[config.mk]
export PLATFORM = sky130hd
export DESIGN_NAME = single_cycle_mips_32
export DESIGN_NICKNAME = single_cycle_mips_32
export VERILOG_FILES = /design/flow/design.v
export SDC_FILE = /design/flow/constraint.sdc
export NUM_CORES = 4
export LEC_CHECK = 0
export ABC_AREA = 0
export CAP_MARGIN = 20
export CORE_ASPECT_RATIO = 1.48
export CORE_MARGIN = 2
export CORE_UTILIZATION = 50
export CTS_CLUSTER_DIAMETER = 52
export PLACE_DENSITY = 0.78
export SLEW_MARGIN = 20
export TNS_END_PERCENT = 5
[constraint.sdc]
create_clock -name core_clock -period 11.8 [get_ports {clk}]
set_input_delay 2.3600 -clock core_clock [delete_from_list [all_inputs] [get_ports {clk}]]
set_output_delay 2.3600 -clock core_clock [all_outputs]
set_load 0.01 [all_outputs]
[design.v]
`timescale 1 ns / 100 ps
module sign_ext_16_32(d, q);
	input [15:0] d;
	output [31:0] q;
	assign q = { {16{d[15]}}, d};
endmodule
`timescale 1ns/1ps
module alu(alucont, rd1, rd2, res, zero);
	input [3:0] alucont;
	input [31:0] rd1;
	input [31:0] rd2;
	output reg [31:0] res;
	output wire zero;
	localparam AND 	= 4'b0000;
	localparam OR 	= 4'b0001;
	localparam ADD 	= 4'b0010;
	localparam SUB 	= 4'b0110;
	localparam SLT 	= 4'b0111;
	localparam NOR 	= 4'b1100;
	always @(*) begin
		case(alucont)
			AND		: begin
				res = rd1 & rd2;
			end
			OR 		: begin
				res = rd1 | rd2;
			end
			ADD 	: begin
				res = rd1 + rd2;
			end
			SUB 	: begin
				res = rd1 - rd2;
			end
			SLT 	: begin
				res = (rd1 < rd2) ? 1 : 0;
			end
			NOR 	: begin
				res = ~(rd1 | rd2);
			end
			default	: begin
				res = 32'b0;
			end
		endcase
	end
	assign zero = ~(|res);
endmodule
`timescale 1ns/1ns
module register_file(clk, ra1, ra2, wa, wd, rd1, rd2, regwrite);
	input clk;
	input [4:0] ra1;
	input [4:0] ra2;
	input [4:0] wa;
	input [31:0] wd;
	output reg [31:0] rd1;
	output reg [31:0] rd2;
	input regwrite;
	reg [31:0] memory [1:31];
	always @(*) begin
		rd1 = (ra1 == 5'd0) ? 32'b0 : memory[ra1];
		rd2 = (ra2 == 5'd0) ? 32'b0 : memory[ra2];
	end
	always @(posedge clk) begin
		if(regwrite && (wa != 5'd0))
			memory[wa] <= wd;	
	end
endmodule
`timescale 1ns/1ns
module single_cycle_mips_32(clk, rst, imem_addr, imem_rdata, dmem_addr,
	dmem_wdata, dmem_we, dmem_rdata);
	input clk;
	input rst;
	output [31:0] imem_addr;
	input [31:0] imem_rdata;
	output [31:0] dmem_addr;
	output [31:0] dmem_wdata;
	output dmem_we;
	input [31:0] dmem_rdata;
	localparam R_TYPE 		= 6'b000000;
	localparam LOAD_WORD 	= 6'b100011;
	localparam STORE_WORD 	= 6'b101011;
	localparam BRANCH_EQ	= 6'b000100;
	localparam JUMP 		= 6'b000010;
	reg RegDst;
	reg Branch;
	reg MemRead;
	reg MemToReg;
	reg [1:0] AluOP;
	reg MemWrite;
	reg ALUSrc;
	reg RegWrite;
	reg Jump;
	wire [31:0] instruction;
	always @(*) begin
		case(instruction[31:26])
			R_TYPE 	: begin
				RegDst <= 1'b1;
				ALUSrc <= 1'b0;
				MemToReg <= 1'b0;
				RegWrite <= 1'b1;
				MemRead <= 1'b0;
				MemWrite <= 1'b0;
				Branch <= 1'b0;
				AluOP <= 2'b10;
				Jump <= 1'b0;
			end
			LOAD_WORD 	: begin
				RegDst <= 1'b0;
				ALUSrc <= 1'b1;
				MemToReg <= 1'b1;
				RegWrite <= 1'b1;
				MemRead <= 1'b1;
				MemWrite <= 1'b0;
				Branch <= 1'b0;
				AluOP <= 2'b00;
				Jump <= 1'b0;
			end
			STORE_WORD 	: begin
				RegDst <= 1'b0;
				ALUSrc <= 1'b1;
				MemToReg <= 1'b0;
				RegWrite <= 1'b0;
				MemRead <= 1'b0;
				MemWrite <= 1'b1; 
				Branch <= 1'b0;
				AluOP <= 2'b00;
				Jump <= 1'b0;
			end
			BRANCH_EQ 	: begin
				RegDst <= 1'b0;
				ALUSrc <= 1'b0;
				MemToReg <= 1'b0;
				RegWrite <= 1'b0;
				MemRead <= 1'b0;
				MemWrite <= 1'b0;
				Branch = 1'b1;
				AluOP <= 2'b01;
				Jump <= 1'b0;
			end
			JUMP 	: begin
				RegDst <= 1'b0;
				ALUSrc <= 1'b0;
				MemToReg <= 1'b0;
				RegWrite <= 1'b0;
				MemRead <= 1'b0;
				MemWrite <= 1'b0;
				Branch = 1'b0;
				AluOP <= 2'b00;
				Jump <= 1'b1;
			end
			default begin
				RegDst <= 1'b0;
				ALUSrc <= 1'b0;
				MemToReg <= 1'b0;
				RegWrite <= 1'b0;
				MemRead <= 1'b0;
				MemWrite <= 1'b0;
				Branch = 1'b0;
				AluOP <= 2'b00;
				Jump <= 1'b0;
			end
		endcase
	end
	wire [31:0] next_instruction;
	reg [31:0] program_counter;
	always @(posedge clk or posedge rst) begin
		if (rst) begin
			program_counter <= 32'b0;
		end
		else begin
			program_counter <= next_instruction;	
		end
	end
	wire [31:0] program_counter_plus_4;
	assign program_counter_plus_4 = program_counter + 4;
	assign imem_addr = program_counter;
	assign instruction = imem_rdata;
	wire [4:0] write_address;
	assign write_address = RegDst ? instruction[15:11] : instruction[20:16];
	wire [31:0] write_data;
	wire [31:0] read_data_1;
	wire [31:0] read_data_2;
	register_file reg_file(
		.clk(clk),
		.ra1(instruction[25:21]),
		.ra2(instruction[20:16]),
		.wa(write_address),
		.wd(write_data),
		.rd1(read_data_1),
		.rd2(read_data_2),
		.regwrite(RegWrite)
		);
	wire [31:0] sign_extended_immediate_16;
	sign_ext_16_32 sign_ext(
		.d(instruction[15:0]),
		.q(sign_extended_immediate_16)
		);
	reg [3:0] alu_control;
	localparam AND 	= 4'b0000;
	localparam OR 	= 4'b0001;
	localparam ADD 	= 4'b0010;
	localparam SUB 	= 4'b0110;
	localparam SLT 	= 4'b0111;
	localparam NOR 	= 4'b1100;
	wire [5:0] funct_control;
	assign funct_control = instruction[5:0];
	always @(*) begin
		if (~AluOP[1] && ~AluOP[0]) begin
			alu_control <= ADD;
		end
		else if (AluOP[0]) begin
			alu_control <= SUB;
		end
		else if(AluOP[1]) begin
			if(funct_control[3:0] == 4'b0000)
				alu_control <= ADD;
			else if(funct_control[3:0] == 4'b0010)
				alu_control <= SUB;
			else if(funct_control[3:0] == 4'b0100)
				alu_control <= AND;
			else if(funct_control[3:0] == 4'b0101)
				alu_control <= OR;
			else if(funct_control[3:0] == 4'b1010)
				alu_control <= SLT;
			else if(funct_control[3:0] == 4'b0111)
				alu_control <= NOR;
			else
				alu_control <= 4'b0000;
		end
		else
			alu_control <= 4'b0000;
	end
	wire [31:0] alu_input_1;
	wire [31:0] alu_input_2;
	wire [31:0] alu_result;
	wire alu_zero;
	assign alu_input_1 = read_data_1;
	assign alu_input_2 = ALUSrc ? sign_extended_immediate_16 : read_data_2;
	alu alu(
		.alucont(alu_control),
		.rd1(alu_input_1),
		.rd2(alu_input_2),
		.res(alu_result),
		.zero(alu_zero)
		);
	wire [31:0] address_calc;
	wire [31:0] immediate_shift_left_2;
	wire PCSrc;
	wire [31:0] pre_jump_inst;
	wire [31:0] jump_address;
	assign jump_address = {program_counter_plus_4[31:28], instruction[25:0], 2'b0};
	assign PCSrc = Branch & alu_zero;
	assign immediate_shift_left_2 = {sign_extended_immediate_16[29:0], 2'b0};
	assign address_calc = program_counter_plus_4 + immediate_shift_left_2;
	assign pre_jump_inst = PCSrc ? address_calc : program_counter_plus_4;
	assign next_instruction = Jump ? jump_address : pre_jump_inst;
	wire [31:0] data_mem_data;
	assign dmem_addr = alu_result;
	assign dmem_wdata = read_data_2;
	assign dmem_we = MemWrite;
	assign data_mem_data = dmem_rdata;
	assign write_data = MemToReg ? data_mem_data : alu_result;
endmodule
[run.sh]
#!/bin/bash
# the make line also repeats each setting of config.mk as NAME=value (left out here)
make -C /OpenROAD-flow-scripts/flow DESIGN_CONFIG=/design/flow/config.mk WORK_HOME=/design/flow/orfs CLKGATE_MAP_FILE= finish
==> summary.rpt, run 1 <==
FLOW METRICS REPORT
----------------------------------------------------
[Worst setup path]
  Worst setup slack for register-to-register paths ........................ 3.52 ns
  Crit path depth ........................ 23
  Number of buffers and inverters on the critical path ........................ 5
  Arrival time at the worst endpoint ........................ roughly 9.1 ns
  Peak per-stage delay on the critical path ........................ 0.53 ns
  Length in cells of the worst reg-to-reg path ........................ 21
  Worst path required time ........................ 9.44 ns
  Path type of the worst setup path ........................ in -> out
  Crit path max-delay cell type ........................ o21ai_0
  Worst flop-to-flop path startpoint ........................ reg_file.memory[19][5]
  End point of the critical path ........................ dmem_addr[31]
  Critical Path End Type ........................ output pin
  Critical Path Fanout Max ........................ just over 80
  Critical path, cell by cell ........................ buf_8 > buf_12 > nand2b_1 > buf_4 > nor2_1 > nor2_1 > o21ai_0 > a21oi_1 > nor3b_1 > o21ai_0 > o21ai_0 > ha_1 > nand4_1 > buf_4 > nor2_1 > nand2_1 > nor2_1 > a21oi_1 > a221oi_1 > xor2_1 > nor2_1 > a211o_1 > clkdlybuf4s50_1
  Cell repeated most along the worst path ........................ nor2_1
  R2r endpoint ........................ program_counter[2]
  Worst path top cell family by delay ........................ simple AND/OR/NAND/NOR gates
  Critical Path Source Type ........................ primary input
  Crit. Startpoint ........................ imem_rdata[17]

[Global routing]
  Met3 capacity usage during global routing ........................ 8.316%
  Via count of the first global-routing pass ........................ slightly below 40000
  Final global-route overflow total ........................ 0
  Met1 routing resource usage after global routing ........................ a little under two fifths
  Pin count of the biggest net entering global routing ........................ 86
  Busiest metal layer after global routing ........................ met2
  Global routing usage on met2 ........................ between 50% and 60%
  Number of antenna violations at the first check in global routing ........................ 8
  Overall Global Routing Usage ........................ 32.67%
  Global-route wire length before repair ........................ 265.5 mm

[Yosys]
  Synth mux share ........................ 24.36%
  YS warnings ........................ 3
  Most repeated cell in the gate-level netlist after synthesis ........................ edfxtp_1
  Fraction of the mapped netlist area in simple logic gates ........................ under 10%
  Main logic family after synthesis ........................ multiplexers
  Synth area leader ........................ edfxtp_1
  Ranking of synthesized cells by instance count ........................ edfxtp_1, mux4_2, a21oi_1
  Post-synthesis compound-gate area fraction ........................ a little over 8%
  Fa+ha+maj area frac ........................ 2.960%
  Post-synth top area share ........................ between 50% and 60%
  Distinct lib cells used ........................ 86
  EDFF count, synth ........................ 992
  Most area-consuming cells after synthesis ........................ edfxtp_1, mux4_2, mux2i_1
  Netlist area before placement ........................ 55290 µm²
  Total cells reported by yosys after synthesis ........................ ~3700
  Chip area in the Yosys report ........................ ~55000 µm²
  Instance tally after logic synthesis ........................ roughly 3700
  Per-instance average area after synthesis ........................ 15.04 µm²
  Synth Register Bits ........................ 1022
  Dominant synthesized flop cell ........................ edfxtp_1
  XORs/XNORs by Area ........................ between 1 and 1.5%
  Synth Seq Share ........................ 55.23%
  Proportion of register bits with asynchronous set or reset after synthesis ........................ 2.935%

[Clock network]
  Buffers from clock root to sink, at most ........................ 3
  H-tree depth ........................ 3
  Insertion delay at the late pin of the worst-skew pair ........................ approximately 0.72 ns
  Buffer count from post-CTS setup fixing ........................ 0
  Clk sinks ........................ 1022
  Post-CTS Resized ........................ 0
  Total CTS buffers ........................ 93
  Clock edge transition at the registers on the reported setup and hold paths ........................ about 0.060 ns
  Buffer cell driving the clock tree root ........................ clkbuf_16
  Post-cts hold-fix buffer tally ........................ 0
  TritonCTS clock tree ........................ done

[Placed design]
  Routability-driven placement congestion ratio ........................ 1.048
  Detailed placer's ending HPWL ........................ 114.0 mm
  Placed instance area ........................ 59200 µm²
  Tally of buffers added on design ports ........................ 160

[Die]
  Number of top-level pins ........................ 163
  Vert. Die Dim ........................ 408.6 µm
  Core area ........................ 109800 µm²
  Die Size ........................ 113300 µm²
  Starting Density ........................ around 50%
  Horizontal die dimension ........................ 277.4 µm
  Std cell rows ........................ 148

[STA]
  Measured slew at the worst slew-check pin ........................ 1.323 ns
  Final sum of negative setup slack ........................ 0 ns
  Count of endpoints failing setup in the final report ........................ 0
  Number of pins exceeding their max-slew limit in the final report ........................ 0
  Time the final worst path needs with I/O delays and setup ........................ 11.48 ns
  RSZ-0062 raised after global routing ........................ no
  Remaining max-slew budget at the tightest pin ........................ 11.79%
  Final worst-path cycle share ........................ 97.31%
  Highest clock frequency the design can meet ........................ 87.09 MHz
  Final Skew ........................ 0.04909 ns
  Final number of hold-violating endpoints ........................ 0

[Finish]
  Net count, final ........................ 4011
  Synth-to-Final Area Change ........................ 12.90%
  Post-route standard cell area excluding fillers ........................ between 60000 and 70000 µm²

[Drt]
  Via count ........................ 38367
  DRC viols ........................ 0
  Wire length per cell ........................ 35.02 µm
  Wire length reported by the detailed router ........................ 186.3 mm
  Vias per Instance ........................ 7.210
  Iteration tally of the first detailed-router pass ........................ 8
  Antenna Violating Nets Remaining ........................ 0
  Starting DRT DRC Count ........................ 5726

[Run status]
  Outcome ........................ timing/DRC/antenna clean

[Worst hold path]
  Endpoint with the worst hold slack ........................ program_counter[31]
  Cell depth of the worst min-delay path ........................ 2
  Startpoint of the most critical hold path ........................ program_counter[31]
  Worst hold path class ........................ reg -> reg

[Power and ir drop]
  Power Combinational ........................ 0.00254 W
  Power share of the sequential group ........................ 43.9%
  Reported leakage power ........................ 21.15 nW
  Highest ir drop seen on vdd ........................ 0.0001160 V
  Pwr Total ........................ ~0.01 W
  Part of the power in the clock network ........................ 31.3%
  Cell Int Power ........................ between 0.007 and 0.008 W
  Power per cell area ........................ 164.4 nW/µm²
  Switch share ........................ 30.17%
  Clock net power ........................ 0.00322 W
  Logic pwr share ........................ 24.7%
  Power dissipated in sequential cells ........................ between 0.004 and 0.005 W
  Switching power summed over all nets ........................ between 0.003 and 0.004 W
  Largest power group ........................ sequential cells

[Job]
  OpenROAD warning count ........................ roughly 91
  Max-Cap Viols ........................ 0

----------------------------------------------------
[routing by layer]
metal | vias up | part of all wire (%)
li1 | 15187 | -
met1 | 19036 | 30
met2 | 3295 | 48
met3 | 843 | 13
met4 | 6 | 8.8
met5 | - | 0.019
[cell type report]
cell class	count	area (µm²)
inverters	123	461.7
fillers	8299	47380
diodes	2	5.005
multi-input cells	2270	23600
clock inverters	64	810.8
flip-flops and latches	1022	30540
repair buffers	306	2820
well taps	1425	1783
clock buffers	109	2409
[per-stage QoR]
| step | util (%) | instances | worst slack [ns] | hold WS, ns |
|---|---|---|---|---|
| floorplan | - | 3678 | 1.289 | 0.6307 |
| global placement | 53.89 | 5146 | 0.6625 | 0.5954 |
| detailed placement | 53.91 | 5146 | 0.6897 | 0.6035 |
| CTS | 56.84 | 5319 | 0.6500 | 0.6168 |
| global route | 56.85 | 5320 | 0.1725 | 0.6329 |
| finish | 56.85 | 5321 | 0.3170 | 0.6158 |
==> run 2, diff against run 1 <==
- ABC_AREA: 0 -> default
- CORE_ASPECT_RATIO: 1.48 -> default
- CORE_UTILIZATION: 50 -> 67
- CTS_CLUSTER_DIAMETER: 52 -> default
- CTS_CLUSTER_SIZE: default -> 44
- PLACE_DENSITY: 0.78 -> default
- SETUP_SLACK_MARGIN: default -> 0.83
- TNS_END_PERCENT: 5 -> default
- clock period: 11.8 -> 6.32 ns (I/O delays scaled with it)
==> summary.rpt, run 2 <==
==== FLOW RESULTS ====
----------------------------------------------------
[Run status]
  Outcome ........................ aborted with a tool error
  Failing step ........................ 5_1_grt
  Tool Error ........................ [ERROR DRT-9419] Inst reg_file.memory\[13\]\[24\]$_DFFE_PP_ not found in insts_set_

[Clock network]
  H-tree depth ........................ 3 (unchanged)
  Clk sinks ........................ 1022 (unchanged)
  Total CTS buffers ........................ 99 (+6.5%)
  Post-cts hold-fix buffer tally ........................ 0 (unchanged)
  Buffers from clock root to sink, at most ........................ 3 (unchanged)
  Buffer cell driving the clock tree root ........................ clkbuf_16

[Yosys]
  XORs/XNORs by Area ........................ 1.473% (unchanged)
  Proportion of register bits with asynchronous set or reset after synthesis ........................ 2.935% (unchanged)
  Synth area leader ........................ edfxtp_1
  Fa+ha+maj area frac ........................ 2.960% (unchanged)
  EDFF count, synth ........................ 992 (unchanged)
  Synth Seq Share ........................ 55.23% (unchanged)
  Synth Register Bits ........................ 1022 (unchanged)
  Chip area in the Yosys report ........................ 55290 µm² (unchanged)
  Most area-consuming cells after synthesis ........................ edfxtp_1, mux4_2, mux2i_1
  Netlist area before placement ........................ 55290 µm² (unchanged)
  Main logic family after synthesis ........................ multiplexers
  Post-synth top area share ........................ 53.87% (unchanged)
  Total cells reported by yosys after synthesis ........................ 3677 (unchanged)
  Fraction of the mapped netlist area in simple logic gates ........................ 5.001% (unchanged)
  Dominant synthesized flop cell ........................ edfxtp_1
  Ranking of synthesized cells by instance count ........................ edfxtp_1, mux4_2, a21oi_1
  Per-instance average area after synthesis ........................ 15.04 µm² (unchanged)
  Most repeated cell in the gate-level netlist after synthesis ........................ edfxtp_1
  YS warnings ........................ 3 (unchanged)
  Post-synthesis compound-gate area fraction ........................ 8.314% (unchanged)
  Instance tally after logic synthesis ........................ 3677 (unchanged)
  Synth mux share ........................ 24.36% (unchanged)
  Distinct lib cells used ........................ 86 (unchanged)

[Placed design]
  Routability-driven placement congestion ratio ........................ 0.9870 (-5.8%)
  Tally of buffers added on design ports ........................ 160 (unchanged)
  Number of placed cells counting well taps ........................ 5430 (+5.5%)
  Detailed placer's ending HPWL ........................ 138.8 mm (+22%)

[Die]
  Starting Density ........................ 67.56% (+17 points)
  Horizontal die dimension ........................ 291.3 µm (+5.0%)
  Core area ........................ 81850 µm² (-25%)
  Die Size ........................ 84840 µm² (-25%)
  Number of top-level pins ........................ 163 (unchanged)
  Std cell rows ........................ 105 (-29%)
  Vert. Die Dim ........................ 291.3 µm (-29%)

----------------------------------------------------
run 2: timing repair:
item | 4_1_cts
pin swaps | 124
setup buffers | 77
gates resized | 436
setup endpoints to repair | 907
gates cloned | 18
run 2: through the flow:
step	instance area (µm²)	hold WS [ns]	TNS, ns	worst slack, ns	utilization (%)
after floorplan	55890	0.6307	-31.18	-1.049	-
after global placement	64530	0.5852	-435.77	-2.167	78.84
after detailed placement	64530	0.5974	-515.59	-2.239	78.84
after CTS	70300	0.6087	-50.48	-1.224	85.89
==> run 3, diff against run 2 <==
- CORE_UTILIZATION: 67 -> 24
- CTS_CLUSTER_SIZE: 44 -> default
- SETUP_SLACK_MARGIN: 0.83 -> default
- clock period: 6.32 -> 11.4 ns (I/O delays scaled with it)
==> summary.rpt, run 3 <==
FLOW METRICS REPORT
----------------------------------------------------
[Clock network]
  Insertion delay at the late pin of the worst-skew pair ........................ around 0.75 ns
  Buffer cell driving the clock tree root ........................ clkbuf_16
  Total CTS buffers ........................ 100 (+1.0%)
  Buffers from clock root to sink, at most ........................ 3 (unchanged)
  Buffer count from post-CTS setup fixing ........................ 0 (-100%)
  TritonCTS clock tree ........................ done
  Post-CTS Resized ........................ 0 (-100%)
  Post-cts hold-fix buffer tally ........................ 0 (unchanged)
  H-tree depth ........................ 3 (unchanged)
  Clk sinks ........................ 1022 (unchanged)
  Clock edge transition at the registers on the reported setup and hold paths ........................ 0.06 ns

[Placed design]
  Pre-CTS setup slack ........................ 0.5511 ns (+2.790 ns)
  Detailed placer's ending HPWL ........................ 118.6 mm (-15%)
  Routability-driven placement congestion ratio ........................ 0.9389 (-4.9%)
  Tally of buffers added on design ports ........................ 160 (unchanged)

[Power and ir drop]
  Cell Int Power ........................ about 0.0074 W
  Power share of the sequential group ........................ 44.0%
  Largest power group ........................ sequential cells
  Part of the power in the clock network ........................ ~31%
  Clock net power ........................ about 0.0033 W
  Highest ir drop seen on vdd ........................ ~0.00012 V
  Power Combinational ........................ ~0.0026 W
  Power per cell area ........................ approximately 160 nW/µm²
  Switching power summed over all nets ........................ 0.003213 W
  Logic pwr share ........................ 24.6%
  Power dissipated in sequential cells ........................ 0.00467 W
  Reported leakage power ........................ 21.18 nW
  Switch share ........................ a little under a third

[Yosys]
  YS warnings ........................ 3 (unchanged)
  EDFF count, synth ........................ 992 (unchanged)
  XORs/XNORs by Area ........................ 1.473% (unchanged)
  Most area-consuming cells after synthesis ........................ edfxtp_1, mux4_2, mux2i_1
  Main logic family after synthesis ........................ multiplexers
  Synth Seq Share ........................ 55.23% (unchanged)
  Synth mux share ........................ 24.36% (unchanged)
  Synth area leader ........................ edfxtp_1
  Chip area in the Yosys report ........................ 55290 µm² (unchanged)
  Total cells reported by yosys after synthesis ........................ 3677 (unchanged)
  Proportion of register bits with asynchronous set or reset after synthesis ........................ 2.935% (unchanged)
  Ranking of synthesized cells by instance count ........................ edfxtp_1, mux4_2, a21oi_1
  Instance tally after logic synthesis ........................ 3677 (unchanged)
  Synth Register Bits ........................ 1022 (unchanged)
  Distinct lib cells used ........................ 86 (unchanged)
  Netlist area before placement ........................ 55290 µm² (unchanged)
  Most repeated cell in the gate-level netlist after synthesis ........................ edfxtp_1
  Dominant synthesized flop cell ........................ edfxtp_1
  Per-instance average area after synthesis ........................ 15.04 µm² (unchanged)
  Post-synth top area share ........................ 53.87% (unchanged)
  Fraction of the mapped netlist area in simple logic gates ........................ 5.001% (unchanged)
  Post-synthesis compound-gate area fraction ........................ 8.314% (unchanged)
  Fa+ha+maj area frac ........................ 2.960% (unchanged)

[STA]
  Time the final worst path needs with I/O delays and setup ........................ 10.95 ns
  Final worst-path cycle share ........................ 96.06%
  Count of endpoints failing setup in the final report ........................ 0
  Final number of hold-violating endpoints ........................ 0
  Number of pins exceeding their max-slew limit in the final report ........................ 0
  Worst setup margin ........................ between 0.4 and 0.5 ns
  Final Skew ........................ between 0.06 and 0.07 ns
  RSZ-0062 raised after global routing ........................ no
  Remaining max-slew budget at the tightest pin ........................ a little under a quarter
  Final sum of negative setup slack ........................ 0 ns
  Highest clock frequency the design can meet ........................ between 90 and 100 MHz
  Measured slew at the worst slew-check pin ........................ 1.148 ns

[Drt]
  DRC viols ........................ 0
  Vias per Instance ........................ approximately 5.3
  Starting DRT DRC Count ........................ 5350
  Antenna Violating Nets Remaining ........................ 0
  Wire length per cell ........................ 27.37 µm
  Iteration tally of the first detailed-router pass ........................ 6
  Via count ........................ 36779
  Wire length reported by the detailed router ........................ 189.6 mm

[Worst setup path]
  End point of the critical path ........................ dmem_addr[31]
  Arrival time at the worst endpoint ........................ 8.67 ns
  Crit path depth ........................ 18
  Critical path, cell by cell ........................ buf_8 > buf_12 > buf_12 > mux4_2 > mux4_2 > mux2i_1 > nor2_1 > a21oi_1 > ha_1 > a21oi_1 > o31ai_1 > a211oi_1 > o31ai_1 > a311oi_1 > o21bai_1 > mux2i_1 > a211o_1 > clkdlybuf4s50_1
  Path type of the worst setup path ........................ in -> out
  Crit path max-delay cell type ........................ o31ai_1
  Worst setup slack for register-to-register paths ........................ 3.42 ns
  Length in cells of the worst reg-to-reg path ........................ 21
  Crit. Startpoint ........................ imem_rdata[16]
  Peak per-stage delay on the critical path ........................ 0.66 ns
  R2r endpoint ........................ program_counter[23]
  Critical Path Fanout Max ........................ 39
  Critical Path Source Type ........................ primary input
  Worst path required time ........................ 9.12 ns
  Critical Path End Type ........................ output pin
  Worst path top cell family by delay ........................ AND-OR/OR-AND gates
  Worst flop-to-flop path startpoint ........................ reg_file.memory[18][0]
  Number of buffers and inverters on the critical path ........................ 4

[Die]
  Die Size ........................ 234200 µm² (+180%)
  Starting Density ........................ 24.10% (-43 points)
  Std cell rows ........................ 176 (+68%)
  Horizontal die dimension ........................ 484.0 µm (+66%)
  Number of top-level pins ........................ 163 (unchanged)
  Vert. Die Dim ........................ 484.0 µm (+66%)
  Core area ........................ 229500 µm² (+180%)

[Run status]
  Outcome ........................ timing/DRC/antenna clean

[Global routing]
  Global-route wire length before repair ........................ ~270 mm
  Via count of the first global-routing pass ........................ 36375
  Pin count of the biggest net entering global routing ........................ ~64
  Overall Global Routing Usage ........................ 15.68%
  Final global-route overflow total ........................ 0
  Number of antenna violations at the first check in global routing ........................ 7

[Job]
  Max-Cap Viols ........................ 0
  OpenROAD warning count ........................ between 90 and 100

[Worst hold path]
  Worst hold path class ........................ reg -> reg
  Startpoint of the most critical hold path ........................ program_counter[31]
  Cell depth of the worst min-delay path ........................ 2
  Endpoint with the worst hold slack ........................ program_counter[31]

[Finish]
  Filler cell count in the final layout ........................ roughly 23000
  Synth-to-Final Area Change ........................ 16.64%
  Net count, final ........................ 4013

----------------------------------------------------
==> run 3: layer usage <==
layer	vias up	wire, µm	GRT usage [%]	share of wire (%)
met5	-	27	0	0.014
met4	4	6572	5.747	3.5
met3	325	18510	2.757	9.8
met2	2121	89070	25.28	47
met1	19130	75390	21.08	40
li1	15199	-	-	-
==> run 3: area by class of cell <==
class                           count  area, µm²  area share (%)
Clock inverter                     63      646.9           1.003
Sequential cell                  1022      30540           47.35
Multi-Input combinational cell   2270      23590           36.58
Clock buffer                      120       2599           4.029
Antenna cell                        1      2.502        0.003880
Timing Repair Buffer              301       2867           4.445
Inverter                          123      461.7          0.7159
Tap cell                         3026       3786           5.870
==> run 3: metrics by stage <==
step / power, W / cells / hold slack, ns / area [µm²] / utilization (%)
5_1_grt: 0.01099 / 6925 / 0.6579 / 64490 / 28.11
4_1_cts: 0.01062 / 6924 / 0.6238 / 64480 / 28.10
6_report: 0.01061 / 6926 / 0.6223 / 64490 / 28.11
3_3_place_gp: 0.007279 / 6740 / 0.6017 / 61210 / 26.68
3_5_place_dp: 0.007318 / 6741 / 0.6073 / 61230 / 26.68
2_1_floorplan: 0.006274 / 3678 / 0.6307 / 55300 / -
==> run 4, diff against run 3 <==
- CORE_UTILIZATION: 24 -> 60
- CTS_CLUSTER_DIAMETER: default -> 36
- PLACE_DENSITY_LB_ADDON: default -> 0.11
- SETUP_SLACK_MARGIN: default -> -0.15
- SLEW_MARGIN: 20 -> 40
- TNS_END_PERCENT: default -> 45
- clock period: 11.4 -> 9.26 ns (I/O delays scaled with it)
==> summary.rpt, run 4 <==
FLOW METRICS REPORT
----------------------------------------------------
[Global routing]
  Met1 routing resource usage after global routing ........................ 55.66% (+35 points)
  Pin count of the biggest net entering global routing ........................ 104 (+63%)
  Via count of the first global-routing pass ........................ 39915 (+9.7%)
  Busiest metal layer after global routing ........................ met2
  Met3 capacity usage during global routing ........................ 10.92% (+8.2 points)
  Global routing usage on met2 ........................ 63.16% (+38 points)
  Number of antenna violations at the first check in global routing ........................ 5 (-2)
  Final global-route overflow total ........................ 0 (unchanged)
  Overall Global Routing Usage ........................ 41.23% (+26 points)
  Global-route wire length before repair ........................ 276.1 mm (+2.8%)

[Clock network]
  Buffers from clock root to sink, at most ........................ 3 (unchanged)
  Total CTS buffers ........................ 140 (+40%)
  TritonCTS clock tree ........................ done
  Post-cts hold-fix buffer tally ........................ 0 (unchanged)
  Insertion delay at the late pin of the worst-skew pair ........................ 0.77 ns (+0.02 ns)
  Buffer cell driving the clock tree root ........................ clkbuf_16
  Clock edge transition at the registers on the reported setup and hold paths ........................ 0.04 ns (-0.02 ns)
  H-tree depth ........................ 4 (+1)
  Clk sinks ........................ 1022 (unchanged)

[Worst setup path]
  End point of the critical path ........................ dmem_addr[24]
  Peak per-stage delay on the critical path ........................ 0.59 ns (-0.07 ns)
  Worst path required time ........................ 7.41 ns (-1.71 ns)
  Worst flop-to-flop path startpoint ........................ reg_file.memory[11][0]
  Length in cells of the worst reg-to-reg path ........................ 23 (+9.5%)
  Arrival time at the worst endpoint ........................ 7.42 ns (-1.25 ns)
  Worst setup slack for register-to-register paths ........................ 1.65 ns (-1.77 ns)
  Critical Path Fanout Max ........................ 11 (-72%)
  Crit. Startpoint ........................ imem_rdata[16]
  Worst path top cell family by delay ........................ AND-OR/OR-AND gates
  Crit path max-delay cell type ........................ clkdlybuf4s50_1
  Critical Path End Type ........................ output pin
  Crit path depth ........................ 21 (+3)
  Path type of the worst setup path ........................ in -> out
  Number of buffers and inverters on the critical path ........................ 4 (unchanged)
  Critical Path Source Type ........................ primary input
  R2r endpoint ........................ program_counter[23]
  Critical path, cell by cell ........................ buf_8 > mux4_2 > mux4_2 > mux2i_1 > buf_4 > nor3_1 > a21o_1 > ha_1 > fa_1 > a211oi_2 > o211ai_1 > a32oi_2 > nand2_1 > a311o_1 > nand4_1 > a21oi_1 > o311ai_0 > buf_4 > mux2i_1 > o2bb2ai_2 > clkdlybuf4s50_1

[Yosys]
  Netlist area before placement ........................ 55290 µm² (unchanged)
  Post-synthesis compound-gate area fraction ........................ 8.314% (unchanged)
  EDFF count, synth ........................ 992 (unchanged)
  Synth mux share ........................ 24.36% (unchanged)
  Synth Seq Share ........................ 55.23% (unchanged)
  Post-synth top area share ........................ 53.87% (unchanged)
  Fa+ha+maj area frac ........................ 2.960% (unchanged)
  Synth Register Bits ........................ 1022 (unchanged)
  Ranking of synthesized cells by instance count ........................ edfxtp_1, mux4_2, a21oi_1
  YS warnings ........................ 3 (unchanged)
  Total cells reported by yosys after synthesis ........................ 3677 (unchanged)
  Distinct lib cells used ........................ 86 (unchanged)
  Instance tally after logic synthesis ........................ 3677 (unchanged)
  Per-instance average area after synthesis ........................ 15.04 µm² (unchanged)
  Fraction of the mapped netlist area in simple logic gates ........................ 5.001% (unchanged)
  Most area-consuming cells after synthesis ........................ edfxtp_1, mux4_2, mux2i_1
  Synth area leader ........................ edfxtp_1
  Chip area in the Yosys report ........................ 55290 µm² (unchanged)
  Dominant synthesized flop cell ........................ edfxtp_1
  Most repeated cell in the gate-level netlist after synthesis ........................ edfxtp_1
  Proportion of register bits with asynchronous set or reset after synthesis ........................ 2.935% (unchanged)
  XORs/XNORs by Area ........................ 1.473% (unchanged)
  Main logic family after synthesis ........................ multiplexers

[Die]
  Starting Density ........................ 60.42% (+36 points)
  Die Size ........................ 94600 µm² (-60%)
  Number of top-level pins ........................ 163 (unchanged)
  Core area ........................ 91520 µm² (-60%)
  Vert. Die Dim ........................ 307.6 µm (-36%)
  Std cell rows ........................ 111 (-37%)
  Horizontal die dimension ........................ 307.6 µm (-36%)

[STA]
  Time the final worst path needs with I/O delays and setup ........................ 9.273 ns
  Final worst-path cycle share ........................ 100.1% (+4.1 points)
  Final sum of negative setup slack ........................ -0.01250 ns (-0.01250 ns)
  Worst setup margin ........................ -0.01250 ns (-0.4619 ns)
  Count of endpoints failing setup in the final report ........................ 1 (+1)
  Measured slew at the worst slew-check pin ........................ 0.9437 ns (-0.2047 ns)
  Number of pins exceeding their max-slew limit in the final report ........................ 0 (unchanged)
  Final number of hold-violating endpoints ........................ 0 (unchanged)
  Remaining max-slew budget at the tightest pin ........................ 37.08% (+14 points)
  Highest clock frequency the design can meet ........................ about 110 MHz
  Final Skew ........................ 0.05592 ns (-0.006120 ns)
  RSZ-0062 raised after global routing ........................ yes

[Drt]
  Starting DRT DRC Count ........................ 6518 (+22%)
  Wire length reported by the detailed router ........................ 194.3 mm (+2.5%)
  Iteration tally of the first detailed-router pass ........................ 6 (unchanged)
  Wire length per cell ........................ 35.51 µm (+30%)
  Vias per Instance ........................ 7.331 (+38%)
  DRC viols ........................ 0 (unchanged)
  Via count ........................ 40107 (+9.0%)
  Antenna Violating Nets Remaining ........................ 0 (unchanged)

[Power and ir drop]
  Switching power summed over all nets ........................ 0.004473 W (+39%)
  Switch share ........................ 30.00% (-0.30 points)
  Highest ir drop seen on vdd ........................ 0.0001992 V (+73%)
  Logic pwr share ........................ 24.6% (about the same)
  Power dissipated in sequential cells ........................ 0.00575 W (+23%)
  Power per cell area ........................ 223.2 nW/µm² (+36%)
  Reported leakage power ........................ 23.62 nW (+12%)
  Power Combinational ........................ 0.00367 W (+41%)
  Part of the power in the clock network ........................ 36.8% (+5.5 points)
  Largest power group ........................ sequential cells
  Cell Int Power ........................ 0.01044 W (+41%)
  Power share of the sequential group ........................ 38.6% (-5.4 points)
  Clock net power ........................ 0.00548 W (+65%)

[Finish]
  Synth-to-Final Area Change ........................ 20.82%
  Filler cell count in the final layout ........................ 5559 (-76%)
  Net count, final ........................ 4370 (+8.9%)
  Final cell utilization of the core ........................ 72.99% (+45 points)

[Job]
  OpenROAD warning count ........................ 94 (+3.3%)
  Max-Cap Viols ........................ 0 (unchanged)

[Run status]
  Layout Check Failures .................... setup timing
  Outcome ........................ complete, but fails checks

[Worst hold path]
  Endpoint with the worst hold slack ........................ program_counter[31]
  Worst hold path class ........................ reg -> reg
  Startpoint of the most critical hold path ........................ program_counter[31]
  Cell depth of the worst min-delay path ........................ 2 (unchanged)

[Placed design]
  Detailed placer's ending HPWL ........................ 118.6 mm (about the same)
  Tally of buffers added on design ports ........................ 160 (unchanged)
  Routability-driven placement congestion ratio ........................ 0.9859 (+5.0%)

----------------------------------------------------
[run 4: routing by layer]
metal / wire length [µm] / part of all wire, %
met1: 67670 / 35
met2: 88500 / 46
met3: 27360 / 14
met4: 10730 / 5.5
met5: 32 / 0.016
[run 4: area by class of cell]
class	count	area, µm²	area share, %
Timing Repair Buffer	618	5784	8.658
Clock buffer	152	3652	5.467
Sequential cell	1022	30540	45.71
Tap cell	1186	1484	2.221
Antenna cell	1	2.502	0.003746
Clock inverter	99	1137	1.702
Inverter	123	461.7	0.6911
Multi-Input combinational cell	2270	23740	35.54
[run 4: repair_timing]
action,4_1_cts,5_1_grt
pin swaps,0,5
setup buffers,0,3
gates resized,5,30
cloned,0,1
endpoints found under the setup margin,5,15
[run 4: metrics by stage]
stage | instances | hold slack (ns) | area [µm²] | total power [W] | worst slack [ns]
finish | 5471 | 0.6837 | 66810 | 0.01491 | -0.01250
global route | 5471 | 0.6993 | 66810 | 0.01532 | -0.2062
CTS | 5463 | 0.6756 | 66520 | 0.01479 | -0.1385
detailed placement | 5212 | 0.6685 | 61700 | 0.009369 | -0.5456
global placement | 5204 | 0.6326 | 61480 | 0.009274 | -0.5192
floorplan | 3678 | 0.6307 | 55300 | 0.007724 | -0.1343
==> run 5, diff against run 4 <==
- CORE_UTILIZATION: 60 -> 64
- CTS_CLUSTER_DIAMETER: 36 -> default
- PLACE_DENSITY_LB_ADDON: 0.11 -> default
- SETUP_SLACK_MARGIN: -0.15 -> 2.2
- SLEW_MARGIN: 40 -> 20
- TNS_END_PERCENT: 45 -> default
- clock period: 9.26 -> 8.34 ns (I/O delays scaled with it)
==> summary.rpt, run 5 <==
FLOW METRICS REPORT
----------------------------------------------------
[Die]
  Die Size ........................ 88770 µm² (-6.2%)
  Core area ........................ 85410 µm² (-6.7%)
  Horizontal die dimension ........................ 297.9 µm (-3.1%)
  Starting Density ........................ 64.74% (+4.3 points)
  Vert. Die Dim ........................ 297.9 µm (-3.1%)
  Number of top-level pins ........................ 163 (unchanged)
  Std cell rows ........................ 107 (-3.6%)

[Worst setup path]
  Number of buffers and inverters on the critical path ........................ 7 (+3)
  Path type of the worst setup path ........................ in -> out
  Critical Path Fanout Max ........................ 26 (+15)
  Length in cells of the worst reg-to-reg path ........................ 25 (+8.7%)
  Critical Path Source Type ........................ primary input
  Worst path top cell family by delay ........................ AND-OR/OR-AND gates
  Arrival time at the worst endpoint ........................ 7.20 ns (-0.22 ns)
  Cell repeated most along the worst path ........................ buf_4
  End point of the critical path ........................ dmem_addr[31]
  Crit path depth ........................ 23 (+9.5%)
  Worst setup slack for register-to-register paths ........................ 0.98 ns (-0.67 ns)
  Critical Path End Type ........................ output pin
  Worst flop-to-flop path startpoint ........................ reg_file.memory[24][12]
  Peak per-stage delay on the critical path ........................ 0.74 ns (+0.15 ns)
  Critical path, cell by cell ........................ buf_16 > or2_2 > buf_4 > o221ai_1 > a21oi_1 > nor2_1 > mux2i_4 > buf_6 > nor3_2 > a21o_1 > inv_1 > ha_1 > a21oi_4 > nand2_2 > and4bb_4 > o31ai_4 > buf_4 > buf_4 > a311oi_4 > o21bai_1 > mux2i_1 > a211o_1 > buf_2
  Crit path max-delay cell type ........................ o221ai_1
  Crit. Startpoint ........................ imem_rdata[17]
  Worst path required time ........................ 6.67 ns (-0.74 ns)
  R2r endpoint ........................ program_counter[30]

[Placed design]
  Tally of buffers added on design ports ........................ 160 (unchanged)
  Routability-driven placement congestion ratio ........................ 1.006 (+2.1%)
  Detailed placer's ending HPWL ........................ 130.5 mm (+10%)

[Yosys]
  Instance tally after logic synthesis ........................ 3677 (unchanged)
  Proportion of register bits with asynchronous set or reset after synthesis ........................ 2.935% (unchanged)
  Post-synth top area share ........................ 53.87% (unchanged)
  XORs/XNORs by Area ........................ 1.473% (unchanged)
  Most repeated cell in the gate-level netlist after synthesis ........................ edfxtp_1
  Main logic family after synthesis ........................ multiplexers
  Post-synthesis compound-gate area fraction ........................ 8.314% (unchanged)
  YS warnings ........................ 3 (unchanged)
  Netlist area before placement ........................ 55290 µm² (unchanged)
  Total cells reported by yosys after synthesis ........................ 3677 (unchanged)
  Synth Seq Share ........................ 55.23% (unchanged)
  EDFF count, synth ........................ 992 (unchanged)
  Fraction of the mapped netlist area in simple logic gates ........................ 5.001% (unchanged)
  Synth Register Bits ........................ 1022 (unchanged)
  Synth mux share ........................ 24.36% (unchanged)
  Most area-consuming cells after synthesis ........................ edfxtp_1, mux4_2, mux2i_1
  Per-instance average area after synthesis ........................ 15.04 µm² (unchanged)
  Chip area in the Yosys report ........................ 55290 µm² (unchanged)
  Distinct lib cells used ........................ 86 (unchanged)
  Fa+ha+maj area frac ........................ 2.960% (unchanged)
  Synth area leader ........................ edfxtp_1
  Dominant synthesized flop cell ........................ edfxtp_1
  Ranking of synthesized cells by instance count ........................ edfxtp_1, mux4_2, a21oi_1

[Global routing]
  Met3 capacity usage during global routing ........................ 22.76% (+12 points)
  Via count of the first global-routing pass ........................ 45381 (+14%)
  Number of antenna violations at the first check in global routing ........................ 18 (+13)
  Overall Global Routing Usage ........................ 51.56% (+10 points)
  Global-route wire length before repair ........................ 322.5 mm (+17%)
  Global routing usage on met2 ........................ 75.09% (+12 points)
  Met1 routing resource usage after global routing ........................ 60.80% (+5.1 points)
  Busiest metal layer after global routing ........................ met2
  Pin count of the biggest net entering global routing ........................ 53 (-49%)
  Final global-route overflow total ........................ 0 (unchanged)

[Drt]
  Via count ........................ 47974 (+20%)
  Antenna Violating Nets Remaining ........................ 0 (unchanged)
  Iteration tally of the first detailed-router pass ........................ 15 (+9)
  DRC viols ........................ 0 (unchanged)
  Wire length per cell ........................ 43.26 µm (+22%)
  Vias per Instance ........................ 8.310 (+13%)
  Wire length reported by the detailed router ........................ 249.8 mm (+29%)
  Starting DRT DRC Count ........................ 10259 (+57%)

[Clock network]
  Insertion delay at the late pin of the worst-skew pair ........................ 0.77 ns (about the same)
  Buffer cell driving the clock tree root ........................ clkbuf_16
  TritonCTS clock tree ........................ done
  H-tree depth ........................ 3 (-1)
  Clk sinks ........................ 1022 (unchanged)
  Buffers from clock root to sink, at most ........................ 3 (unchanged)
  Total CTS buffers ........................ 101 (-28%)
  Clock edge transition at the registers on the reported setup and hold paths ........................ 0.07 ns (+0.03 ns)

[Power and ir drop]
  Pwr Total ........................ 0.01626 W (+9.0%)
  Cell Int Power ........................ 0.01096 W (+5.0%)
  Highest ir drop seen on vdd ........................ 0.0003218 V (+62%)
  Logic pwr share ........................ 32.2% (+7.6 points)
  Power share of the sequential group ........................ 39.3% (+0.7 points)
  Reported leakage power ........................ 25.55 nW (+8.2%)
  Clock net power ........................ 0.00464 W (-15%)
  Power per cell area ........................ 228.7 nW/µm² (+2.5%)
  Power dissipated in sequential cells ........................ 0.00639 W (+11%)
  Largest power group ........................ sequential cells
  Power Combinational ........................ 0.00523 W (+43%)
  Switching power summed over all nets ........................ 0.005296 W (+18%)
  Switch share ........................ 32.58% (+2.6 points)
  Part of the power in the clock network ........................ 28.5% (-8.3 points)

[Job]
  OpenROAD warning count ........................ 97 (+3.2%)
  Max-Cap Viols ........................ 0 (unchanged)

[Run status]
  Outcome ........................ complete, but fails checks
  Layout Check Failures .................... setup timing

[Finish]
  Synth-to-Final Area Change ........................ 28.55%
  Net count, final ........................ 4724 (+8.1%)
  Filler cell count in the final layout ........................ 3928 (-29%)

[STA]
  Time the final worst path needs with I/O delays and setup ........................ 8.870 ns
  Final number of hold-violating endpoints ........................ 0 (unchanged)
  Measured slew at the worst slew-check pin ........................ 1.413 ns (+0.4694 ns)
  Final sum of negative setup slack ........................ -11.27 ns (-11.26 ns)
  Remaining max-slew budget at the tightest pin ........................ 5.570% (-32 points)
  Worst setup margin ........................ -0.5304 ns (-0.5179 ns)
  Final Skew ........................ 0.06712 ns (+0.01119 ns)
  RSZ-0062 raised after global routing ........................ yes
  Highest clock frequency the design can meet ........................ 112.7 MHz
  Number of pins exceeding their max-slew limit in the final report ........................ 0 (unchanged)
  Final worst-path cycle share ........................ 106.4% (+6.2 points)
  Count of endpoints failing setup in the final report ........................ 49 (+48)

[Worst hold path]
  Startpoint of the most critical hold path ........................ program_counter[31]
  Endpoint with the worst hold slack ........................ program_counter[31]
  Worst hold path class ........................ reg -> reg
  Cell depth of the worst min-delay path ........................ 2 (unchanged)

----------------------------------------------------
run 5: area by class of cell:
| type | count | area [µm²] | area share [%] |
|---|---|---|---|
| clock inverter | 60 | 480.5 | 0.6759 |
| clock buffer | 127 | 2646 | 3.723 |
| sequential | 1022 | 30540 | 42.96 |
| tap | 1144 | 1431 | 2.014 |
| multi-input combinational | 2272 | 25720 | 36.18 |
| inverter | 123 | 469.2 | 0.6601 |
| antenna | 16 | 40.04 | 0.05633 |
| timing repair buffer | 1009 | 9759 | 13.73 |
run 5: timing repair:
action                                  CTS  global route
resized                                 405           271
endpoints found under the setup margin  792           755
gates cloned                             14             5
setup buffers                           108            75
hold buffers                              0             0
pin swaps                               107           129
run 5: routing by layer:
layer	wire (µm)	up-vias	part of all wire (%)
met2	102800	6529	41
met5	749	-	0.30
li1	-	16673	-
met3	46570	2365	19
met1	70330	22386	28
met4	29320	21	12
run 5: through the flow:
| stage | instance area [µm²] | worst slack, ns | util [%] | std cells | hold slack, ns |
|---|---|---|---|---|---|
| final | 71080 | -0.5304 | 83.22 | 5773 | 0.6969 |
| after global routing | 71060 | -0.4401 | 83.19 | 5762 | 0.7234 |
| after CTS | 69220 | 0.4074 | 81.04 | 5673 | 0.6784 |
| after detailed placement | 63370 | -0.7214 | 74.19 | 5364 | 0.6661 |
| after global placement | 63260 | -0.7160 | 74.06 | 5359 | 0.6514 |
| after floorplan | 55930 | 0.5669 | - | 3678 | 0.6307 |
==> run 6, diff against run 5 <==
- CORE_UTILIZATION: 64 -> 61
- CTS_CLUSTER_SIZE: default -> 48
- PLACE_DENSITY: default -> 0.65
- SETUP_SLACK_MARGIN: 2.2 -> default
- clock period: 8.34 -> 6.41 ns (I/O delays scaled with it)
==> summary.rpt, run 6 <==
FLOW METRICS REPORT
----------------------------------------------------
[Power and ir drop]
  Clock net power ........................ 0.00632 W (+36%)
  Switching power summed over all nets ........................ 0.006821 W (+29%)
  Power per cell area ........................ 300.7 nW/µm² (+31%)
  Highest ir drop seen on vdd ........................ 0.0003364 V (+4.5%)
  Switch share ........................ 31.48% (-1.1 points)
  Power dissipated in sequential cells ........................ 0.00829 W (+30%)
  Reported leakage power ........................ 26.05 nW (+2.0%)
  Logic pwr share ........................ 32.6% (+0.4 points)
  Part of the power in the clock network ........................ 29.2% (+0.7 points)
  Largest power group ........................ sequential cells
  Cell Int Power ........................ 0.01485 W (+35%)
  Power share of the sequential group ........................ 38.3% (-1.0 points)
  Power Combinational ........................ 0.00706 W (+35%)

[Placed design]
  Routability-driven placement congestion ratio ........................ 0.9920 (-1.4%)
  Tally of buffers added on design ports ........................ 160 (unchanged)
  Placed instance area ........................ 64640 µm² (+2.0%)
  Number of placed cells counting well taps ........................ 5498 (+2.5%)
  Detailed placer's ending HPWL ........................ 129.6 mm (-0.74%)

[Clock network]
  Buffers from clock root to sink, at most ........................ 3 (unchanged)
  Insertion delay at the late pin of the worst-skew pair ........................ 0.71 ns (-0.06 ns)
  Clk sinks ........................ 1022 (unchanged)
  Post-cts hold-fix buffer tally ........................ 0 (unchanged)
  Clock edge transition at the registers on the reported setup and hold paths ........................ 0.06 ns (about the same)
  Buffer cell driving the clock tree root ........................ clkbuf_16
  H-tree depth ........................ 3 (unchanged)
  Total CTS buffers ........................ 101 (unchanged)
  TritonCTS clock tree ........................ done

[Worst setup path]
  Crit path depth ........................ 29 (+26%)
  Peak per-stage delay on the critical path ........................ 0.70 ns (-0.04 ns)
  Worst path required time ........................ 6.99 ns (+0.32 ns)
  Critical Path Fanout Max ........................ 14 (-46%)
  Crit path max-delay cell type ........................ or4b_4
  End point of the critical path ........................ program_counter[30]
  Worst path top cell family by delay ........................ simple AND/OR/NAND/NOR gates
  Cell repeated most along the worst path ........................ buf_4
  Length in cells of the worst reg-to-reg path ........................ 21 (-16%)
  Crit. Startpoint ........................ imem_rdata[16]
  R2r endpoint ........................ program_counter[30]
  Number of buffers and inverters on the critical path ........................ 11 (+4)
  Critical Path End Type ........................ flop
  Path type of the worst setup path ........................ in -> reg
  Arrival time at the worst endpoint ........................ 8.44 ns (+1.24 ns)
  Worst flop-to-flop path startpoint ........................ reg_file.memory[18][5]
  Critical Path Source Type ........................ primary input
  Worst setup slack for register-to-register paths ........................ -0.60 ns (-1.58 ns)

[Job]
  OpenROAD warning count ........................ 97 (unchanged)
  Max-Cap Viols ........................ 0 (unchanged)

[Yosys]
  Fa+ha+maj area frac ........................ 2.960% (unchanged)
  YS warnings ........................ 3 (unchanged)
  Post-synthesis compound-gate area fraction ........................ 8.314% (unchanged)
  Synth mux share ........................ 24.36% (unchanged)
  XORs/XNORs by Area ........................ 1.473% (unchanged)
  Ranking of synthesized cells by instance count ........................ edfxtp_1, mux4_2, a21oi_1
  Per-instance average area after synthesis ........................ 15.04 µm² (unchanged)
  Netlist area before placement ........................ 55290 µm² (unchanged)
  EDFF count, synth ........................ 992 (unchanged)
  Synth Seq Share ........................ 55.23% (unchanged)
  Instance tally after logic synthesis ........................ 3677 (unchanged)
  Most repeated cell in the gate-level netlist after synthesis ........................ edfxtp_1
  Synth area leader ........................ edfxtp_1
  Main logic family after synthesis ........................ multiplexers
  Dominant synthesized flop cell ........................ edfxtp_1
  Most area-consuming cells after synthesis ........................ edfxtp_1, mux4_2, mux2i_1
  Post-synth top area share ........................ 53.87% (unchanged)
  Distinct lib cells used ........................ 86 (unchanged)
  Fraction of the mapped netlist area in simple logic gates ........................ 5.001% (unchanged)
  Total cells reported by yosys after synthesis ........................ 3677 (unchanged)
  Chip area in the Yosys report ........................ 55290 µm² (unchanged)
  Proportion of register bits with asynchronous set or reset after synthesis ........................ 2.935% (unchanged)
  Synth Register Bits ........................ 1022 (unchanged)

[Finish]
  Filler cell count in the final layout ........................ 4569 (+16%)
  Fin cells ........................ 5868 (+1.6%)
  Post-route standard cell area excluding fillers ........................ 72050 µm² (+1.4%)
  Synth-to-Final Area Change ........................ 30.30%
  Comb area ........................ 25460 µm² (-1.0%)
  Storage element area ........................ 30540 µm² (unchanged)
  Net count, final ........................ 4794 (+1.5%)

[Drt]
  Wire length per cell ........................ 40.31 µm (-6.8%)
  Wire length reported by the detailed router ........................ 236.5 mm (-5.3%)
  DRC viols ........................ 0 (unchanged)
  Via count ........................ 46082 (-3.9%)
  Starting DRT DRC Count ........................ 9151 (-11%)
  Iteration tally of the first detailed-router pass ........................ 9 (-6)
  Vias per Instance ........................ 7.853 (-5.5%)
  Antenna Violating Nets Remaining ........................ 0 (unchanged)

[Global routing]
  Overall Global Routing Usage ........................ 47.91% (-3.6 points)
  Final global-route overflow total ........................ 0 (unchanged)
  Pin count of the biggest net entering global routing ........................ 53 (unchanged)
  Number of antenna violations at the first check in global routing ........................ 9 (-9)
  Via count of the first global-routing pass ........................ 45252 (-0.28%)
  Global-route wire length before repair ........................ 316.6 mm (-1.8%)

[Die]
  Die Size ........................ 93070 µm² (+4.9%)
  Core area ........................ 89870 µm² (+5.2%)
  Starting Density ........................ 61.52% (-3.2 points)
  Std cell rows ........................ 110 (+2.8%)
  Number of top-level pins ........................ 163 (unchanged)
  Horizontal die dimension ........................ 305.1 µm (+2.4%)
  Vert. Die Dim ........................ 305.1 µm (+2.4%)

[STA]
  Number of pins exceeding their max-slew limit in the final report ........................ 0 (unchanged)
  Remaining max-slew budget at the tightest pin ........................ 21.13% (+16 points)
  Final Skew ........................ 0.05305 ns (-0.01406 ns)
  Highest clock frequency the design can meet ........................ about 130 MHz
  Time the final worst path needs with I/O delays and setup ........................ 7.861 ns
  Final number of hold-violating endpoints ........................ 0 (unchanged)
  Worst Hold Slack ........................ 0.6028 ns (-0.09411 ns)
  Measured slew at the worst slew-check pin ........................ 1.180 ns (-0.2329 ns)
  Count of endpoints failing setup in the final report ........................ 213 (+330%)
  RSZ-0062 raised after global routing ........................ yes
  Worst setup margin ........................ -1.451 ns (-0.9203 ns)
  Final worst-path cycle share ........................ 122.6% (+16 points)

[Run status]
  Outcome ........................ complete, but fails checks
  Layout Check Failures .................... setup timing

[Worst hold path]
  Cell depth of the worst min-delay path ........................ 2 (unchanged)
  Endpoint with the worst hold slack ........................ program_counter[31]
  Worst hold path class ........................ reg -> reg
  Startpoint of the most critical hold path ........................ program_counter[31]

----------------------------------------------------
run 6: cell type report:
type | instances | share of cell area, %
diodes | 7 | 0.02431
clock buffers | 125 | 3.692
clock inverters | 64 | 0.9933
inverters | 123 | 0.6547
multi-input cells | 2270 | 35.33
flip-flops and latches | 1022 | 42.39
well taps | 1176 | 2.042
repair buffers | 1081 | 14.87
run 6: metrics by stage:
step           setup slack [ns]  setup TNS, ns  utilization (%)  total power [W]
6_report                 -1.451         -91.75            80.17          0.02167
3_3_place_gp             -2.098        -293.56            71.92          0.01398
4_1_cts                  -1.056         -41.58            78.71          0.02077
3_5_place_dp             -2.216        -346.36            71.92          0.01414
2_1_floorplan           -0.9773         -28.13                -          0.01122
5_1_grt                  -1.326         -76.17            80.15          0.02205
run 6: per-layer routing:
layer | routed length (µm) | GRT usage, % | vias up
met3 | 40510 | 18.39 | 1772
met1 | 71620 | 58.47 | 21990
met5 | 29 | 0 | -
met2 | 100700 | 71.31 | 5509
li1 | - | - | 16807
met4 | 23650 | 32.20 | 4
run 6: timing repair:
item | 4_1_cts | 5_1_grt
cloned | 11 | 3
hold endpoints to repair | 0 | 0
gates resized | 451 | 175
endpoints found under the setup margin | 216 | 216
pin swaps | 114 | 99
buffers inserted | 109 | 69
==> run 7, diff against run 6 <==
- CORE_ASPECT_RATIO: default -> 1.47
- CORE_UTILIZATION: 61 -> 72
- CTS_CLUSTER_DIAMETER: default -> 258
- CTS_CLUSTER_SIZE: 48 -> 46
- PLACE_DENSITY: 0.65 -> 0.36
- SETUP_SLACK_MARGIN: default -> 1.28
- TNS_END_PERCENT: default -> 5
- clock period: 6.41 -> 4.36 ns (I/O delays scaled with it)
==> summary.rpt, run 7 <==
==== FLOW RESULTS ====
----------------------------------------------------
[Run status]
  Outcome ........................ aborted with a tool error
  Failing step ........................ 5_1_grt
  Tool Error ........................ [ERROR GRT-0232] Routing congestion too high. Check the congestion heatmap in the GUI.

[Yosys]
  Fa+ha+maj area frac ........................ 2.960% (unchanged)
  Instance tally after logic synthesis ........................ 3677 (unchanged)
  Proportion of register bits with asynchronous set or reset after synthesis ........................ 2.935% (unchanged)
  Post-synthesis compound-gate area fraction ........................ 8.314% (unchanged)
  EDFF count, synth ........................ 992 (unchanged)
  Most area-consuming cells after synthesis ........................ edfxtp_1, mux4_2, mux2i_1
  Most repeated cell in the gate-level netlist after synthesis ........................ edfxtp_1
  Chip area in the Yosys report ........................ 55290 µm² (unchanged)
  XORs/XNORs by Area ........................ 1.473% (unchanged)
  Main logic family after synthesis ........................ multiplexers
  Synth area leader ........................ edfxtp_1
  Synth Register Bits ........................ 1022 (unchanged)
  Ranking of synthesized cells by instance count ........................ edfxtp_1, mux4_2, a21oi_1
  Synth Seq Share ........................ 55.23% (unchanged)
  Fraction of the mapped netlist area in simple logic gates ........................ 5.001% (unchanged)
  Netlist area before placement ........................ 55290 µm² (unchanged)
  Distinct lib cells used ........................ 86 (unchanged)
  Synth mux share ........................ 24.36% (unchanged)
  Post-synth top area share ........................ 53.87% (unchanged)
  Per-instance average area after synthesis ........................ 15.04 µm² (unchanged)
  Total cells reported by yosys after synthesis ........................ 3677 (unchanged)
  YS warnings ........................ 3 (unchanged)
  Dominant synthesized flop cell ........................ edfxtp_1

[Die]
  Number of top-level pins ........................ 163 (unchanged)
  Vert. Die Dim ........................ 340.0 µm (+11%)
  Std cell rows ........................ 123 (+12%)
  Die Size ........................ 79070 µm² (-15%)
  Core area ........................ 76330 µm² (-15%)
  Starting Density ........................ 72.44% (+11 points)
  Horizontal die dimension ........................ 232.6 µm (-24%)

[Placed design]
  Routability-driven placement congestion ratio ........................ 1.052 (+6.0%)
  Number of placed cells counting well taps ........................ 5432 (-1.2%)
  Pre-CTS setup slack ........................ -3.829 ns (-1.613 ns)
  Tally of buffers added on design ports ........................ 160 (unchanged)
  Detailed placer's ending HPWL ........................ 151.1 mm (+17%)

[Clock network]
  H-tree depth ........................ 1 (-2)
  Clk sinks ........................ 1022 (unchanged)
  Buffers from clock root to sink, at most ........................ 3 (unchanged)
  Buffer cell driving the clock tree root ........................ clkbuf_16
  Total CTS buffers ........................ 26 (-74%)
  Post-cts hold-fix buffer tally ........................ 0 (unchanged)

[Global routing]
  Final global-route overflow total ........................ between 2000 and 2500
  Overall Global Routing Usage ........................ 97.08%

----------------------------------------------------
[run 7: timing repair]
action | 4_1_cts
pin swaps | 86
cloned | 14
buffers inserted | 78
resized | 383
setup endpoints to repair | 2065
[run 7: layer usage]
| layer | track usage [%] | overflow |
|---|---|---|
| met1 | 93.99 | 134 |
| met2 | 104.8 | 1184 |
| met3 | 91.26 | 183 |
| met4 | 101.5 | 726 |
| met5 | 73.71 | 17 |
[run 7: metrics by stage]
stage | cell area, µm² | total power, W
after floorplan | 55870 | 0.01651
after global placement | 65320 | 0.02063
after detailed placement | 65320 | 0.02110
after CTS | 68410 | 0.02576
==> run 8, diff against run 7 <==
- CAP_MARGIN: 20 -> 40
- CORE_ASPECT_RATIO: 1.47 -> default
- CORE_UTILIZATION: 72 -> 68
- CTS_CLUSTER_DIAMETER: 258 -> 347
- CTS_CLUSTER_SIZE: 46 -> 45
- PLACE_DENSITY: 0.36 -> default
- SETUP_SLACK_MARGIN: 1.28 -> -0.35
- TNS_END_PERCENT: 5 -> default
- clock period: 4.36 -> 6.32 ns (I/O delays scaled with it)
==> summary.rpt, run 8 <==
==== FLOW RESULTS ====
----------------------------------------------------
[Run status]
  Outcome ........................ aborted with a tool error
  Failing step ........................ 5_1_grt
  Tool Error ........................ [ERROR GRT-0232] Routing congestion too high. Check the congestion heatmap in the GUI.

[Yosys]
  Synth area leader ........................ edfxtp_1
  Dominant synthesized flop cell ........................ edfxtp_1
  Per-instance average area after synthesis ........................ 15.04 µm² (unchanged)
  Netlist area before placement ........................ 55290 µm² (unchanged)
  Fa+ha+maj area frac ........................ 2.960% (unchanged)
  XORs/XNORs by Area ........................ 1.473% (unchanged)
  Instance tally after logic synthesis ........................ 3677 (unchanged)
  Total cells reported by yosys after synthesis ........................ 3677 (unchanged)
  Synth Seq Share ........................ 55.23% (unchanged)
  EDFF count, synth ........................ 992 (unchanged)
  Most repeated cell in the gate-level netlist after synthesis ........................ edfxtp_1
  Synth Register Bits ........................ 1022 (unchanged)
  Fraction of the mapped netlist area in simple logic gates ........................ 5.001% (unchanged)
  Main logic family after synthesis ........................ multiplexers
  Proportion of register bits with asynchronous set or reset after synthesis ........................ 2.935% (unchanged)
  Synth mux share ........................ 24.36% (unchanged)
  Distinct lib cells used ........................ 86 (unchanged)
  Most area-consuming cells after synthesis ........................ edfxtp_1, mux4_2, mux2i_1
  Post-synth top area share ........................ 53.87% (unchanged)
  Chip area in the Yosys report ........................ 55290 µm² (unchanged)
  Ranking of synthesized cells by instance count ........................ edfxtp_1, mux4_2, a21oi_1
  Post-synthesis compound-gate area fraction ........................ 8.314% (unchanged)
  YS warnings ........................ 3 (unchanged)

[Die]
  Vert. Die Dim ........................ 289.2 µm (-15%)
  Die Size ........................ 83610 µm² (+5.7%)
  Std cell rows ........................ 104 (-15%)
  Horizontal die dimension ........................ 289.2 µm (+24%)
  Starting Density ........................ 68.65% (-3.8 points)
  Number of top-level pins ........................ 163 (unchanged)
  Core area ........................ 80550 µm² (+5.5%)

[Global routing]
  Final global-route overflow total ........................ between 60 and 70
  Overall Global Routing Usage ........................ just over 80%

[Clock network]
  H-tree depth ........................ 1 (unchanged)
  Total CTS buffers ........................ 26 (unchanged)
  Buffers from clock root to sink, at most ........................ 3 (unchanged)
  Buffer cell driving the clock tree root ........................ clkbuf_16
  Clk sinks ........................ 1022 (unchanged)

[Placed design]
  Tally of buffers added on design ports ........................ 160 (unchanged)
  Number of placed cells counting well taps ........................ 5394 (-0.70%)
  Detailed placer's ending HPWL ........................ 139.4 mm (-7.8%)
  Routability-driven placement congestion ratio ........................ 1.047 (-0.51%)

----------------------------------------------------
[run 8: metrics by stage]
stage	util, %	setup WS, ns	TNS (ns)	instance area [µm²]
after CTS	83.86	-0.9710	-41.02	67550
after detailed placement	79.80	-2.408	-472.71	64270
after global placement	79.74	-2.244	-395.51	64230
after floorplan	-	-1.049	-31.59	55780
[run 8: layer usage]
metal | GRT usage (%) | overflow
met4 | 77.33 | 25
met1 | 81.87 | 1
met5 | 59.09 | 1
met3 | 74.37 | 12
met2 | 92.34 | 25
[run 8: timing repair]
action                                  4_1_cts
endpoints found under the setup margin      247
pin swaps                                   116
hold endpoints to repair                      0
resized                                     444
hold buffers                                  0
gates cloned                                 15
setup buffers                                80
No activity file was given, so power comes from the tool's default toggle rates.
